// pp_buffer_wrapper
module pp_buffer_wrapper #(
    parameter BRAM0_DEPTH = 32,
    parameter BRAM0_DW = 64,
    parameter BRAM1_DEPTH = 32,
    parameter BRAM1_DW = 64,
    parameter BURST_LEN_WIDTH = 8,
    parameter NUM_BURST_WIDTH = 8,
    parameter DDR_ADDR_WIDTH = 29,
    parameter DDR_DW = 64,
    parameter BRAM0_ADDR_WIDTH = $clog2(BRAM0_DEPTH),
    parameter BRAM1_ADDR_WIDTH = $clog2(BRAM1_DEPTH)
)
(
    input clk,
    input rst_n,
    input rd_start,
    input [BURST_LEN_WIDTH - 1 : 0] rd_burst_len,
    input [NUM_BURST_WIDTH - 1 : 0] rd_num_burst,
    input [DDR_ADDR_WIDTH - 1 : 0] rd_start_addr,    
    output rd_ready,
    output rd_done,
    input [BRAM0_ADDR_WIDTH - 1 : 0] rd_start_bram_addr,
    input bram0_r_en,
    input bram1_r_en,
    output [BRAM0_DW - 1 : 0] bram0_rdata,
    output [BRAM1_DW - 1 : 0] bram1_rdata,
    input [BRAM0_ADDR_WIDTH - 1 : 0] bram0_r_addr,
    input [BRAM1_ADDR_WIDTH - 1 : 0] bram1_r_addr,
    output [3: 0] m_axi_arid,
    output [DDR_ADDR_WIDTH - 1 : 0] m_axi_araddr,
    output [BURST_LEN_WIDTH - 1 : 0] m_axi_arlen,
    output [2 : 0] m_axi_arsize,
    output [1 : 0] m_axi_arburst,
    output         m_axi_arlock,
    output [3 : 0] m_axi_arcache,
    output [2 : 0] m_axi_arprot,
    output [3 : 0] m_axi_arqos,
    output         m_axi_arvalid,
    input          m_axi_arready,
    output m_axi_rready,
    input m_axi_rlast,
    input m_axi_rvalid,
    input [1 : 0] m_axi_rresp,
    input [3 : 0] m_axi_rid,
    input [DDR_DW - 1 : 0] m_axi_rdata
);
Size in the first run: ~13000 cells after synthesis, ~4300 flip-flops, ~170000 um^2 of cells after synthesis.
export LEC_CHECK = 0
export ABC_AREA = 1
export CAP_MARGIN = 5
export CELL_PAD_IN_SITES_GLOBAL_PLACEMENT = 3
export CORE_MARGIN = 6
export CORE_UTILIZATION = 63
export MAX_ROUTING_LAYER = met5
export PLACE_DENSITY_LB_ADDON = 0.06
export SETUP_SLACK_MARGIN = 0.1
export SLEW_MARGIN = 20
create_clock -name core_clock -period 1.96 [get_ports {clk}]
run.sh (not shown) runs the stock make flow with config.mk's settings and CLKGATE_MAP_FILE=.
The first run failed in global placement without I/O.
Then changed:
==> flow/config.mk (replaced) <==
export PLATFORM = sky130hd
export DESIGN_NAME = pp_buffer_wrapper
export DESIGN_NICKNAME = pp_buffer_wrapper
export VERILOG_FILES = /design/flow/design.v
export SDC_FILE = /design/flow/constraint.sdc
export NUM_CORES = 4
export LEC_CHECK = 0
export CAP_MARGIN = 20
export CORE_MARGIN = 2
export CORE_UTILIZATION = 72
export SETUP_SLACK_MARGIN = -0.19
export SLEW_MARGIN = 20
==> flow/constraint.sdc (replaced) <==
create_clock -name core_clock -period 1.88 [get_ports {clk}]
set_input_delay 0.3760 -clock core_clock [delete_from_list [all_inputs] [get_ports {clk}]]
set_output_delay 0.3760 -clock core_clock [all_outputs]
set_load 0.01 [all_outputs]
What happened:
- The new run ran to the end with violations: negative setup slack
- synthesized cell count shrinks by 46%
- die size decreases by 18%
- synthesized area drops by 3.3%
Then changed:
--- a/flow/config.mk
+++ b/flow/config.mk
@@ -7,0 +8 @@
+export ABC_AREA = 1
@@ -11 +12,5 @@
-export SETUP_SLACK_MARGIN = -0.19
+export CTS_CLUSTER_DIAMETER = 381
+export CTS_CLUSTER_SIZE = 14
+export HOLD_SLACK_MARGIN = 0.29
+export PLACE_DENSITY_LB_ADDON = 0.07
+export SETUP_SLACK_MARGIN = -0.15
@@ -12,0 +18 @@
+export TNS_END_PERCENT = 75
The changed run finished with negative setup slack left.
Setup slack gains 0.12 ns.
Non-clock buffer count is higher by 206.
Power is lower by 26%.
Die area is higher by 3.3%.
Register-to-register slack gains 0.12 ns.
Worst hold slack gains 0.30 ns.
Global-route usage is lower by 5.9 points.
Clock skew is lower by 0.029 ns.
Cell count is higher by 46%.
Combinational power is lower by 72%.
Sequential cell count does not change.
No activity file was given, so power comes from the tool's default toggle rates.
